==> trial 36: inputs <==
==> flow/design.v <==
module CORDIC #(parameter integer W = 32)
(
    input wire clk,
    input wire start,
    input wire signed [31:0] x,
    input wire signed [31:0] y,
    output wire signed [W-1:0]phi,
    output wire done
);
wire sigma;
wire signed [31:0] x_shift;
wire signed [31:0] y_shift;
reg [5:0] counter;
reg signed [31:0] x_reg;
reg signed [31:0] y_reg;
reg signed [31:0] z;
wire signed [31:0] atan_table [0:27];
assign atan_table[00] = 32'h3243f6a9; 
assign atan_table[01] = 32'h1dac6705;
assign atan_table[02] = 32'h0fadbafd;
assign atan_table[03] = 32'h07f56ea7;
assign atan_table[04] = 32'h03feab77;
assign atan_table[05] = 32'h01ffd55c;
assign atan_table[06] = 32'h00fffaab;
assign atan_table[07] = 32'h007fff55;
assign atan_table[08] = 32'h003fffeb;
assign atan_table[09] = 32'h001ffffd;
assign atan_table[10] = 32'h00100000;
assign atan_table[11] = 32'h00080000;
assign atan_table[12] = 32'h00040000;
assign atan_table[13] = 32'h00020000;
assign atan_table[14] = 32'h00010000;
assign atan_table[15] = 32'h00008000;
assign atan_table[16] = 32'h00004000;
assign atan_table[17] = 32'h00002000;
assign atan_table[18] = 32'h00001000;
assign atan_table[19] = 32'h00000800;
assign atan_table[20] = 32'h00000400;
assign atan_table[21] = 32'h00000200;
assign atan_table[22] = 32'h00000100;
assign atan_table[23] = 32'h00000080;
assign atan_table[24] = 32'h00000040;
assign atan_table[25] = 32'h00000020;
assign atan_table[26] = 32'h00000010;
assign atan_table[27] = 32'h00000008;
assign sigma = y_reg[31];
assign x_shift = y_reg >>> counter; 
assign y_shift = x_reg >>> counter; 
assign phi = z[31:31-W+1];
assign done = (counter == 28);
always @(posedge clk) begin
    if(start)begin
        x_reg <= x;
        y_reg <= y;
        z <= 0;
        counter <= 0;
    end
    else begin
        if(counter == 28) begin
            x_reg <= x_reg;
            y_reg <= y_reg;
            z <= z;
            counter <= counter;
        end
        else begin
            x_reg <= sigma ? (x_reg - x_shift) : (x_reg + x_shift);
            y_reg <= sigma ? (y_reg + y_shift) : (y_reg - y_shift);
            z <= sigma ? (z - atan_table[counter]) : (z + atan_table[counter]);
            counter <= counter + 1;
        end
    end
end
endmodule
==> flow/run.sh <==
#!/bin/bash
# the make line also repeats each setting of config.mk as NAME=value (left out here)
make -C /OpenROAD-flow-scripts/flow DESIGN_CONFIG=/design/flow/config.mk WORK_HOME=/design/flow/orfs CLKGATE_MAP_FILE= finish
==> flow/config.mk <==
export PLATFORM = sky130hd
export DESIGN_NAME = CORDIC
export DESIGN_NICKNAME = CORDIC
export VERILOG_FILES = /design/flow/design.v
export SDC_FILE = /design/flow/constraint.sdc
export NUM_CORES = 4
export LEC_CHECK = 0
export ABC_AREA = 1
export CAP_MARGIN = 0
export CORE_ASPECT_RATIO = 1.59
export CORE_MARGIN = 2
export CORE_UTILIZATION = 72
export CTS_CLUSTER_DIAMETER = 328
export CTS_CLUSTER_SIZE = 100
export PLACE_DENSITY_LB_ADDON = 0.06
export SETUP_SLACK_MARGIN = 1.08
export SLEW_MARGIN = 20
==> flow/constraint.sdc <==
create_clock -name core_clock -period 3.72 [get_ports {clk}]
set_input_delay 0.7440 -clock core_clock [delete_from_list [all_inputs] [get_ports {clk}]]
set_output_delay 0.7440 -clock core_clock [all_outputs]
set_load 0.01 [all_outputs]
==> build 29: changes against trial 36 <==
==> flow/config.mk (replaced) <==
export PLATFORM = sky130hd
export DESIGN_NAME = CORDIC
export DESIGN_NICKNAME = CORDIC
export VERILOG_FILES = /design/flow/design.v
export SDC_FILE = /design/flow/constraint.sdc
export NUM_CORES = 4
export LEC_CHECK = 0
export ABC_AREA = 1
export CAP_MARGIN = 20
export CORE_ASPECT_RATIO = 0.5
export CORE_MARGIN = 2
export CORE_UTILIZATION = 55
export CTS_CLUSTER_DIAMETER = 167
export CTS_CLUSTER_SIZE = 100
export SETUP_SLACK_MARGIN = 0.76
export SLEW_MARGIN = 20
export TNS_END_PERCENT = 15
==> flow/constraint.sdc (replaced) <==
create_clock -name core_clock -period 7.5 [get_ports {clk}]
set_input_delay 1.5000 -clock core_clock [delete_from_list [all_inputs] [get_ports {clk}]]
set_output_delay 1.5000 -clock core_clock [all_outputs]
set_load 0.01 [all_outputs]
==> summary of the runs <==
- In area after synthesis, trial 36 and build 29 do not differ.
- Of build 29 and trial 36, build 29 has the higher die size (gap about 30%, measured against trial 36).
- Trial 36 died in 3_5_place_dp, error DPL-0038. Build 29 finished clean.
- In synthesized cell count, build 29 and trial 36 do not differ.
==> figures <==
Outcome: trial 36 aborted with a tool error; build 29 timing/DRC/antenna clean
Failing step: trial 36 3_5_place_dp; build 29 -
Net count of the mapped netlist: trial 36 2,925; build 29 2,925
Average cell area after synthesis: trial 36 5.86 um^2; build 29 5.86 um^2
Sequential-to-total area share from yosys stat: trial 36 0.166; build 29 0.166
Cell area after synthesis: trial 36 16,200 um^2; build 29 16,200 um^2
Die Width: trial 36 123 um; build 29 246 um
Global placement routability congestion: trial 36 1.27; build 29 1.01
Number of standard cells reported by yosys: trial 36 2,755; build 29 2,755
Total die size: trial 36 23,700 um^2; build 29 30,800 um^2
Fraction of registers with async set or reset after synthesis: trial 36 0; build 29 0
Std-Cell Core Area: trial 36 22,200 um^2; build 29 29,000 um^2
Standard-cell row count: trial 36 69; build 29 44
Post-Synth AOI/OAI Area: trial 36 0.142; build 29 0.142
XOR-XNOR Cells, Area Fraction: trial 36 0.0417; build 29 0.0417
Number of I/O port buffers: trial 36 98; build 29 98
Ports placed on the boundary: trial 36 99; build 29 99
Chip area in the Yosys report: trial 36 16,200 um^2; build 29 16,200 um^2
Core Density at Floorplan: trial 36 0.728; build 29 0.558
Flops out of synthesis: trial 36 102; build 29 102
Vertical die size: trial 36 193 um; build 29 125 um

* * *

==> build 78 <==
RTL: the design.v shown in full above, as it stands there.
export LEC_CHECK = 0
export ABC_AREA = 1
export CAP_MARGIN = 20
export CORE_MARGIN = 2
export CORE_UTILIZATION = 72
export CTS_CLUSTER_DIAMETER = 328
export CTS_CLUSTER_SIZE = 100
export PLACE_DENSITY_LB_ADDON = 0.06
export SETUP_SLACK_MARGIN = 1.08
export SLEW_MARGIN = 20
create_clock -name core_clock -period 3.72 [get_ports {clk}]
run.sh (not shown) runs the stock make flow with config.mk's settings and CLKGATE_MAP_FILE=.
==> trial 56: changes against build 78 <==
ABC_AREA = not set   (was 1)
CORE_UTILIZATION = 48   (was 72)
CTS_CLUSTER_DIAMETER = not set   (was 328)
CTS_CLUSTER_SIZE = not set   (was 100)
PLACE_DENSITY_LB_ADDON = not set   (was 0.06)
SETUP_SLACK_MARGIN = not set   (was 1.08)
==> flow/constraint.sdc (replaced) <==
create_clock -name core_clock -period 6.9 [get_ports {clk}]
set_input_delay 1.3800 -clock core_clock [delete_from_list [all_inputs] [get_ports {clk}]]
set_output_delay 1.3800 -clock core_clock [all_outputs]
set_load 0.01 [all_outputs]
==> trial 85: changes against build 78 <==
ABC_AREA = not set   (was 1)
CORE_UTILIZATION = 56   (was 72)
CTS_CLUSTER_DIAMETER = 167   (was 328)
PLACE_DENSITY_LB_ADDON = not set   (was 0.06)
SETUP_SLACK_MARGIN = not set   (was 1.08)
TNS_END_PERCENT = 10   (was not set)
==> flow/constraint.sdc (replaced) <==
create_clock -name core_clock -period 7.5 [get_ports {clk}]
set_input_delay 1.5000 -clock core_clock [delete_from_list [all_inputs] [get_ports {clk}]]
set_output_delay 1.5000 -clock core_clock [all_outputs]
set_load 0.01 [all_outputs]
==> qor summary <==
Run status: trial 85 finished clean; trial 56 finished clean; build 78 aborted with a tool error
Last stage reached: trial 85 -; trial 56 -; build 78 detailed placement (3_5_place_dp)
Wire length reported by the detailed router: trial 85 60360 um; trial 56 65440 um; build 78 -
# H-tree levels: trial 85 3; trial 56 3; build 78 -
Top pwr grp: trial 85 combinational logic; trial 56 combinational logic; build 78 -
Count of cells along the worst register-to-register path: trial 85 26; trial 56 22; build 78 -
Critical path launch point type: trial 85 flip-flop; trial 56 flip-flop; build 78 -
Peak-usage layer in the global routing report: trial 85 met2; trial 56 met2; build 78 -
Fin crit share: trial 85 94.58%; trial 56 95.96%; build 78 -
Launch point of the worst path: trial 85 counter[1]; trial 56 counter[0]; build 78 -
Dominant cell area share: trial 85 11.82%; trial 56 11.82%; build 78 20.56%
Multi-input gates: trial 85 1736; trial 56 1736; build 78 -
Startpoint of the lowest-slack register-to-register path: trial 85 counter[1]; trial 56 counter[0]; build 78 -
Crit path required time: trial 85 7.63 ns; trial 56 7.07 ns; build 78 -
Pre-CTS setup slack: trial 85 0.3916 ns; trial 56 -0.1514 ns; build 78 -
Pin count of the biggest net entering global routing: trial 85 67; trial 56 84; build 78 -
Final count of pins violating max slew: trial 85 0; trial 56 0; build 78 -
Clock Pin Slew Worst Setup and Hold Paths: trial 85 0.08 ns; trial 56 0.09 ns; build 78 -
Comb. pwr: trial 85 8.40 mW; trial 56 9.38 mW; build 78 -
Power and IR drop assume default switching activity.
